// vedic_multiplier_32x32_pipelined
module vedic_multiplier_32x32_pipelined(
    input clk,
    input [31:0] a, b,
    output reg [63:0] result_32x32
);
Settings: LEC_CHECK=0, CAP_MARGIN=20, CORE_MARGIN=2, CORE_UTILIZATION=57, SETUP_SLACK_MARGIN=1.63, SLEW_MARGIN=20; clock period 7.95 ns.
run.sh (not shown) runs the stock make flow with config.mk's settings and CLKGATE_MAP_FILE=.
The baseline finished but failed the layout checks on setup timing.
==> next run, changes <==
CELL_PAD_IN_SITES_DETAIL_PLACEMENT = 0   (was unset)
CORE_UTILIZATION = 60   (was 57)
GPL_ROUTABILITY_DRIVEN = 1   (was unset)
HOLD_SLACK_MARGIN = -0.08   (was unset)
PLACE_DENSITY_LB_ADDON = 0.29   (was unset)
SETUP_SLACK_MARGIN = unset   (was 1.63)
clock period = 10.2 ns   (was 7.95 ns; I/O delays follow)
- The new run finished with setup timing left
- die area came out lower by 4.9%
- cell area came out lower by 6.0%
- routed wire length came out lower by 4.5%
- area after synthesis does not change
- sequential cell count is unchanged
- worst setup slack improved by 1.7 ns
- non-clock buffer count came out lower by 276
- clock-buffer cell count came out lower by 4
==> next run, changes <==
CELL_PAD_IN_SITES_DETAIL_PLACEMENT = unset   (was 0)
CORE_UTILIZATION = 40   (was 60)
GPL_ROUTABILITY_DRIVEN = unset   (was 1)
HOLD_SLACK_MARGIN = unset   (was -0.08)
PLACE_DENSITY_LB_ADDON = unset   (was 0.29)
clock period = 11.2 ns   (was 10.2 ns; I/O delays follow)
What happened: This time the run finished with timing, DRC and antenna clean. Clock skew decreases by 0.019 ns. Routed wire length goes down by a few percent. Hold slack is worse by 0.0053 ns. Area after synthesis stays the same. Sequential share of layout area rises by 0.32 points. Cell area is lower by a few percent.
==> next run, changes <==
CAP_MARGIN = 30   (was 20)
GPL_ROUTABILITY_DRIVEN = 0   (was unset)
clock period = 8.47 ns   (was 11.2 ns; I/O delays follow)
What happened: Now the flow ran to the end with violations: setup timing. Clock-buffer cell count goes down by 9. Via count goes up by a few percent. Routed wire length goes up by a little under a tenth. First-iteration DRC count goes up by about a fifth. Core utilization goes up by 4.4 points. Global-route usage goes up by 1.3 points. Critical path depth goes down by 2. Hold slack is better by 0.0051 ns. Clock skew goes down by 0.0072 ns.
==> next run, changes <==
CAP_MARGIN = 20   (was 30)
CORE_UTILIZATION = 71   (was 40)
GPL_ROUTABILITY_DRIVEN = unset   (was 0)
SETUP_SLACK_MARGIN = -0.04   (was unset)
clock period = 9.57 ns   (was 8.47 ns; I/O delays follow)
=>
- The new run reached the layout checks and failed them: setup timing
- critical path depth rose by 2
- design area fell by 4.4%
- die area fell by 43%
==> next run, changes <==
CORE_UTILIZATION = 60   (was 71)
SETUP_SLACK_MARGIN = unset   (was -0.04)
clock period = 11.2 ns   (was 9.57 ns; I/O delays follow)
After rerunning:
- Now the flow ran to the end with no violations
- register-to-register slack gets better by 1.7 ns
- global-route usage decreases by 8.4 points
- synthesized area stays the same
- hold slack is about the same
- final area decreases by a few percent
- via count decreases by roughly a tenth

========
The RTL this note starts from:
==> flow/design.v <==
module half_adder(a, b, sum, carry);
	input a, b;
	output sum, carry;
	assign sum = a^b;
	assign carry = a&b;
endmodule
module add4b(a,b,sum);
	input [3:0] a,b;
	output [3:0] sum;
	wire [3:0] sum;
	assign sum = a + b;
endmodule
module add6b(a, b, sum);
	input [5:0] a,b;
	output [5:0] sum;
	wire [5:0] sum;
	assign sum = a + b;
endmodule
module add8b(a,b,sum);
	input [7:0] a,b;
	output [7:0] sum;
	wire [7:0] sum;
	assign sum = a + b;
endmodule
module add12b(a,b,sum);
	input [11:0] a,b;
	output [11:0] sum;
	wire [11:0] sum;
	assign sum = a + b;
endmodule
module add16b(a,b,sum);
	input [15:0] a,b;
	output [15:0] sum;
	wire [15:0] sum;
	assign sum = a + b;
endmodule
module add24b(a,b,sum);
	input [23:0] a,b;
	output [23:0] sum;
	wire [23:0] sum;
	assign sum = a + b;
endmodule
module add32b(a,b,sum);
	input [31:0] a,b;
	output [31:0] sum;
	wire [31:0] sum;
	assign sum = a + b;
endmodule
module add48b (
    input [47:0] a,
    input [47:0] b,
    output [47:0] sum
);
    assign sum = a + b;
endmodule
module vedic_multiplier_2x2(a, b, result_2x2);
	input[1:0] a, b;
	output[3:0] result_2x2;
	wire[3:0] temp;
	assign result_2x2[0] = a[0] & b[0];
	assign temp[0] = a[0] & b[1];
	assign temp[1] = a[1] & b[0];
	assign temp[2] = a[1] & b[1];
	half_adder h1(temp[0], temp[1], result_2x2[1], temp[3]);
	half_adder h2(temp[2], temp[3], result_2x2[2], result_2x2[3]);
endmodule
module vedic_multiplier_4x4(a, b, result_4x4);
	input[3:0] a, b;
	output[7:0] result_4x4;
	wire[3:0] q0, q1, q2, q3, w0, w1;
	wire[5:0] w2, w3, w4, w5, w6;
	vedic_multiplier_2x2 v2_0(a[1:0], b[1:0], q0[3:0]);
	vedic_multiplier_2x2 v2_1(a[1:0], b[3:2], q1[3:0]);
	vedic_multiplier_2x2 v2_2(a[3:2], b[1:0], q2[3:0]);
	vedic_multiplier_2x2 v2_3(a[3:2], b[3:2], q3[3:0]);
	assign w0[3:0] = {2'b0, q0[3:2]};
	add4b a4_0(w0[3:0], q1[3:0], w1[3:0]);
	assign w2 = {2'b0, q2[3:0]};
	assign w3 = {q3[3:0], 2'b0};
	add6b a6_0(w2, w3, w4);
	assign w5 = {2'b0, w1[3:0]};
	add6b a6_1(w4, w5, w6);
	assign result_4x4[7:2] = w6[5:0];
	assign result_4x4[1:0] = q0[1:0];
endmodule
module vedic_multiplier_8x8(a, b, result_8x8);
	input[7:0] a, b;
	output[15:0] result_8x8;
	wire[15:0] q0, q1, q2, q3;
	wire[7:0] w0, w1;
	wire[11:0] w2, w3, w4, w5, w6;
	vedic_multiplier_4x4 v4_0(a[3:0], b[3:0], q0[15:0]);
	vedic_multiplier_4x4 v4_1(a[3:0], b[7:4], q1[15:0]);
	vedic_multiplier_4x4 v4_2(a[7:4], b[3:0], q2[15:0]);
	vedic_multiplier_4x4 v4_3(a[7:4], b[7:4], q3[15:0]);
   assign w0[7:0] = {4'b0, q0[7:4]};
	add8b a8_0(w0, q1, w1);
	assign w2 = {4'b0, q2[7:0]};
	assign w3 = {q3[7:0], 4'b0};
	add12b a12_0(w2, w3, w4);
	assign w5 = {4'b0, w1[7:0]};
	add12b a12_1(w4, w5, w6);
	assign result_8x8[15:4] = w6[11:0];
	assign result_8x8[3:0] = q0[3:0];
endmodule
module vedic_multiplier_16x16(a, b, result_16x16);
	input[15:0] a, b;
	output[31:0] result_16x16;
	wire[15:0] q0, q1, q2, q3;
	wire[15:0] w0, w1;
	wire[23:0] w2, w3, w4, w5, w6;
	vedic_multiplier_8x8 v8_0(a[7:0], b[7:0], q0[15:0]);
	vedic_multiplier_8x8 v8_1(a[7:0], b[15:8], q1[15:0]);
	vedic_multiplier_8x8 v8_2(a[15:8], b[7:0], q2[15:0]);
	vedic_multiplier_8x8 v8_3(a[15:8], b[15:8], q3[15:0]);
   assign w0[15:0] = {8'b0, q0[15:8]};
	add16b a16_0(w0, q1, w1);
	assign w2 = {8'b0, q2[15:0]};
	assign w3 = {q3[15:0], 8'b0};
	add24b a24_0(w2, w3, w4);
	assign w5 = {8'b0, w1[15:0]};
	add24b a24_1(w4, w5, w6);
	assign result_16x16[31:8] = w6[23:0];
	assign result_16x16[7:0] = q0[7:0];
endmodule
module vedic_multiplier_32x32_pipelined(
    input clk,
    input [31:0] a, b,
    output reg [63:0] result_32x32
);
    wire [31:0] q0, q1, q2, q3;
    reg [31:0] q0_reg, q1_reg, q2_reg, q3_reg;
    reg [31:0] w1_reg;
    reg [47:0] w2, w3, w4_reg, w5_reg, w6_reg;
    reg [15:0] lo_d1, lo_d2, lo_d3;
    vedic_multiplier_16x16 v16_0(.a(a[15:0]), .b(b[15:0]), .result_16x16(q0));
    vedic_multiplier_16x16 v16_1(.a(a[15:0]), .b(b[31:16]), .result_16x16(q1));
    vedic_multiplier_16x16 v16_2(.a(a[31:16]), .b(b[15:0]), .result_16x16(q2));
    vedic_multiplier_16x16 v16_3(.a(a[31:16]), .b(b[31:16]), .result_16x16(q3));
    always @(posedge clk) begin
        q0_reg <= q0;
        q1_reg <= q1;
        q2_reg <= q2;
        q3_reg <= q3;
    end
    always @(posedge clk) begin
        w1_reg <= {16'b0, q0_reg[31:16]} + q1_reg;
    end
    always @(posedge clk) begin
        w2 <= {16'b0, q2_reg};
        w3 <= {q3_reg, 16'b0};
        w4_reg <= w2 + w3;
    end
    always @(posedge clk) begin
        w5_reg <= {16'b0, w1_reg};
        w6_reg <= w4_reg + w5_reg;
    end
    always @(posedge clk) begin
        lo_d1 <= q0_reg[15:0];
        lo_d2 <= lo_d1;
        lo_d3 <= lo_d2;
    end
	 always @(posedge clk) begin
	     result_32x32[63:16] <= w6_reg;
        result_32x32[15:0] <= lo_d3;
	 end 
endmodule
export LEC_CHECK = 0
export CAP_MARGIN = 30
export CELL_PAD_IN_SITES_GLOBAL_PLACEMENT = 1
export CORE_ASPECT_RATIO = 1.04
export CORE_MARGIN = 2
export CORE_UTILIZATION = 31
export GPL_ROUTABILITY_DRIVEN = 0
export GPL_TIMING_DRIVEN = 1
export SETUP_SLACK_MARGIN = 1.08
export SLEW_MARGIN = 0
export TNS_END_PERCENT = 65
create_clock -name core_clock -period 8.47 [get_ports {clk}]
The starting point finished but failed the layout checks on negative setup slack.
Edit:
==> flow/config.mk (replaced) <==
export PLATFORM = sky130hd
export DESIGN_NAME = vedic_multiplier_32x32_pipelined
export DESIGN_NICKNAME = vedic_multiplier_32x32_pipelined
export VERILOG_FILES = /design/flow/design.v
export SDC_FILE = /design/flow/constraint.sdc
export NUM_CORES = 4
export LEC_CHECK = 0
export CAP_MARGIN = 20
export CORE_MARGIN = 2
export CORE_UTILIZATION = 66
export MAX_ROUTING_LAYER = met4
export SLEW_MARGIN = 20
==> flow/constraint.sdc (replaced) <==
create_clock -name core_clock -period 9.63 [get_ports {clk}]
set_input_delay 1.9260 -clock core_clock [delete_from_list [all_inputs] [get_ports {clk}]]
set_output_delay 1.9260 -clock core_clock [all_outputs]
set_load 0.01 [all_outputs]
After rerunning: The new run finished but failed the layout checks on negative setup slack. Cell area decreases by 5.1%. Critical path depth increases by 2. First-iteration DRC count increases by 73%. Routed wire length decreases by 4.1%. Non-clock buffer count decreases by 205. Worst setup slack improves by 890 ps.
Edit:
--- a/flow/config.mk
+++ b/flow/config.mk
@@ -8 +8 @@
-export CAP_MARGIN = 20
+export CAP_MARGIN = 15
@@ -10,2 +10,2 @@
-export CORE_UTILIZATION = 66
-export MAX_ROUTING_LAYER = met4
+export CORE_UTILIZATION = 71
+export SETUP_SLACK_MARGIN = 1.53
==> flow/constraint.sdc (replaced) <==
create_clock -name core_clock -period 6.24 [get_ports {clk}]
set_input_delay 1.2480 -clock core_clock [delete_from_list [all_inputs] [get_ports {clk}]]
set_output_delay 1.2480 -clock core_clock [all_outputs]
set_load 0.01 [all_outputs]
What happened: The new run reached the layout checks and failed them: antenna violations, negative setup slack; first-iteration DRC count rises by well over a third; synthesized cell count stays the same; worst setup slack is worse by 3200 ps.
Edit:
--- a/flow/config.mk
+++ b/flow/config.mk
@@ -11 +11,3 @@
-export SETUP_SLACK_MARGIN = 1.53
+export HOLD_SLACK_MARGIN = 0.29
+export MAX_ROUTING_LAYER = met4
+export SETUP_SLACK_MARGIN = -0.46
==> flow/constraint.sdc (replaced) <==
create_clock -name core_clock -period 9.63 [get_ports {clk}]
set_input_delay 1.9260 -clock core_clock [delete_from_list [all_inputs] [get_ports {clk}]]
set_output_delay 1.9260 -clock core_clock [all_outputs]
set_load 0.01 [all_outputs]
The new run finished but failed the layout checks on negative setup slack.
Final area shrinks by 5.5%.
Synthesized cell count is unchanged.
Worst setup slack improves by 3100 ps.
Critical path depth shrinks by 3.
